==> flow/design.v (excerpt) <==
module tlb
(
    input  wire                      clk,
    input  wire [               18:0] s0_vppn    ,
    input  wire                       s0_va_bit12,
    input  wire [                9:0] s0_asid    ,
    output wire                       s0_found   ,
    output wire [$clog2(16)-1:0] s0_index   ,  
    output wire [               19:0] s0_ppn     ,
    output wire [                5:0] s0_ps      ,
    output wire [                1:0] s0_plv     ,
    output wire [                1:0] s0_mat     ,
    output wire                       s0_d       ,
    output wire                       s0_v       ,
    input  wire [               18:0] s1_vppn    ,
    input  wire                       s1_va_bit12,
    input  wire [                9:0] s1_asid    ,
    output wire                       s1_found   ,
    output wire [$clog2(16)-1:0] s1_index   ,
    output wire [               19:0] s1_ppn     ,
    output wire [                5:0] s1_ps      ,
    output wire [                1:0] s1_plv     ,
    output wire [                1:0] s1_mat     ,
    output wire                       s1_d       ,
    output wire                       s1_v       ,
    input  wire                      invtlb_valid,
    input  wire [               4:0] invtlb_op   ,
    input  wire                       we     ,
    input  wire [$clog2(16)-1:0] w_index,
    input  wire                       w_e    ,
    input  wire [               18:0] w_vppn ,
    input  wire [                5:0] w_ps   ,
    input  wire [                9:0] w_asid ,
    input  wire                       w_g    ,
    input  wire [               19:0] w_ppn0 ,
    input  wire [                1:0] w_plv0 ,
    input  wire [                1:0] w_mat0 ,
    input  wire                       w_d0   ,
    input  wire                       w_v0   ,
    input  wire [               19:0] w_ppn1 ,
    input  wire [                1:0] w_plv1 ,
    input  wire [                1:0] w_mat1 ,
    input  wire                       w_d1   ,
    input  wire                       w_v1   ,
    input  wire [$clog2(16)-1:0] r_index,
    output wire                       r_e    ,
  ...
clock: 5.57 ns
lec_check: 0
cap_margin: 15
cell_pad_in_sites_detail_placement: 0
cell_pad_in_sites_global_placement: 1
core_aspect_ratio: 0.71
core_margin: 2
core_utilization: 66
cts_cluster_size: 57
gpl_routability_driven: 0
place_density: 0.65
setup_slack_margin: 1.46
slew_margin: 20
tns_end_percent: 45
run.sh (not shown) runs the stock make flow with config.mk's settings and CLKGATE_MAP_FILE=.
The starting point finished but failed the layout checks on negative setup slack.
Next try:
CAP_MARGIN = 20   (was 15)
CELL_PAD_IN_SITES_DETAIL_PLACEMENT = unset   (was 0)
CELL_PAD_IN_SITES_GLOBAL_PLACEMENT = unset   (was 1)
CORE_ASPECT_RATIO = unset   (was 0.71)
CORE_UTILIZATION = 40   (was 66)
CTS_CLUSTER_SIZE = unset   (was 57)
GPL_ROUTABILITY_DRIVEN = unset   (was 0)
PLACE_DENSITY = unset   (was 0.65)
SETUP_SLACK_MARGIN = -0.91   (was 1.46)
TNS_END_PERCENT = unset   (was 45)
clock period = 9.89 ns   (was 5.57 ns; I/O delays follow)
After rerunning: The changed run finished but fails on negative setup slack; cell area decreases by 11%; non-clock buffer count decreases by 1090; sequential share of layout area increases by 4.9 points; critical path depth decreases by 1; cell count increases by 0.98%; power decreases by 44%; die size increases by 64%; combinational power decreases by 60%; sequential cell count stays the same; count of clock-buffer cells in the layout increases by 28.

========
tlb again, from the RTL that the note above started with.
make LEC_CHECK=0 ABC_AREA=0 CAP_MARGIN=20 CELL_PAD_IN_SITES_DETAIL_PLACEMENT=2 CELL_PAD_IN_SITES_GLOBAL_PLACEMENT=2 CORE_ASPECT_RATIO=1.83 CORE_MARGIN=2 CORE_UTILIZATION=26 CTS_CLUSTER_SIZE=17 GPL_ROUTABILITY_DRIVEN=0 MAX_ROUTING_LAYER=met4 PLACE_DENSITY_LB_ADDON=0.2 SETUP_SLACK_MARGIN=2.64 SLEW_MARGIN=20 finish   # period 16.6 ns
The first run passed the timing, DRC and antenna checks.
Then changed:
- ABC_AREA: 0 -> unset
- CELL_PAD_IN_SITES_GLOBAL_PLACEMENT: 2 -> 1
- CORE_ASPECT_RATIO: 1.83 -> unset
- CORE_UTILIZATION: 26 -> 40
- CTS_CLUSTER_SIZE: 17 -> unset
- GPL_ROUTABILITY_DRIVEN: 0 -> unset
- MAX_ROUTING_LAYER: met4 -> unset
- PLACE_DENSITY_LB_ADDON: 0.2 -> unset
- SETUP_SLACK_MARGIN: 2.64 -> 0.3
- clock period: 16.6 -> 10.0 ns (I/O delays scaled with it)
Result:
- power rose by 71%
- hold slack gets worse by 0.048 ns
- design area is higher by 1.9%
- final cell count goes down by 10%
- sequential share of layout area drops by 0.80 points
- die area drops by 35%
- register-to-register slack gets worse by 6.4 ns
- wire length came out lower by 8.9%
- synthesized cell count stays the same
- worst setup slack loses 2.4 ns
Then changed:
- CELL_PAD_IN_SITES_DETAIL_PLACEMENT: 2 -> unset
- CELL_PAD_IN_SITES_GLOBAL_PLACEMENT: 1 -> unset
- CORE_UTILIZATION: 40 -> 58
- SETUP_SLACK_MARGIN: 0.3 -> unset
- clock period: 10.0 -> 5.63 ns (I/O delays scaled with it)
Result: The new run finished but failed the layout checks on setup timing; total power rose by 73%; routed wire length went down by 11%; utilization rises by 30 points; area after synthesis stays the same; die size fell by 31%; cell count rose by 1.6%; sequential share of layout area shrinks by 4.6 points; design area climbs by 12%; worst setup slack loses 1.3 ns.
Then changed:
- CORE_UTILIZATION: 58 -> 72
- CTS_CLUSTER_SIZE: unset -> 61
- PLACE_DENSITY: unset -> 0.66
- SETUP_SLACK_MARGIN: unset -> 0.97
- SLEW_MARGIN: 20 -> 30
- clock period: 5.63 -> 5.62 ns (I/O delays scaled with it)
This time the run failed in 5_1_grt.
Synthesized cell count stays the same.
Die size drops by 19%.
Synthesized area stays the same.

========
tlb again, from the RTL that the note above started with.
export LEC_CHECK = 0
export CAP_MARGIN = 20
export CORE_MARGIN = 2
export CORE_UTILIZATION = 58
export SLEW_MARGIN = 20
create_clock -name core_clock -period 5.62 [get_ports {clk}]
The first run completed and failed the layout checks on negative setup slack.
Rerun with:
Settings changed: CAP_MARGIN 20 to 10, CORE_ASPECT_RATIO set to 0.92, CORE_UTILIZATION 58 to 72, CTS_CLUSTER_DIAMETER set to 376, CTS_CLUSTER_SIZE set to 15, SETUP_SLACK_MARGIN set to 1.17.
Clock period 5.62 ns to 4.55 ns, I/O delays scaled along.
=>
- This time the run aborted during 5_1_grt (GRT-0232)
- die size fell by about 20%
- synthesized area is unchanged
- synthesized cell count is unchanged
Rerun with:
Settings changed: CAP_MARGIN 10 to 5, CORE_ASPECT_RATIO 0.92 to unset, CORE_UTILIZATION 72 to 65, CTS_CLUSTER_DIAMETER 376 to unset, CTS_CLUSTER_SIZE 15 to unset, SETUP_SLACK_MARGIN 1.17 to 0.51.
Clock period 4.55 ns to 5.63 ns, I/O delays scaled along.
After rerunning: This time the run finished but fails on max-capacitance violations, max-slew violations, negative setup slack; synthesized area is unchanged; synthesized cell count stays the same; die area is higher by roughly a tenth.
Rerun with:
Settings changed: CAP_MARGIN 5 to 20, CORE_UTILIZATION 65 to 72, CTS_CLUSTER_SIZE set to 15, SETUP_SLACK_MARGIN 0.51 to 1.17.
Clock period 5.63 ns to 4.55 ns, I/O delays scaled along.
With this change the flow failed in 5_1_grt.
Die area fell by roughly a tenth.
Area after synthesis is unchanged.
Synthesized cell count does not change.
Power and IR drop assume default switching activity.
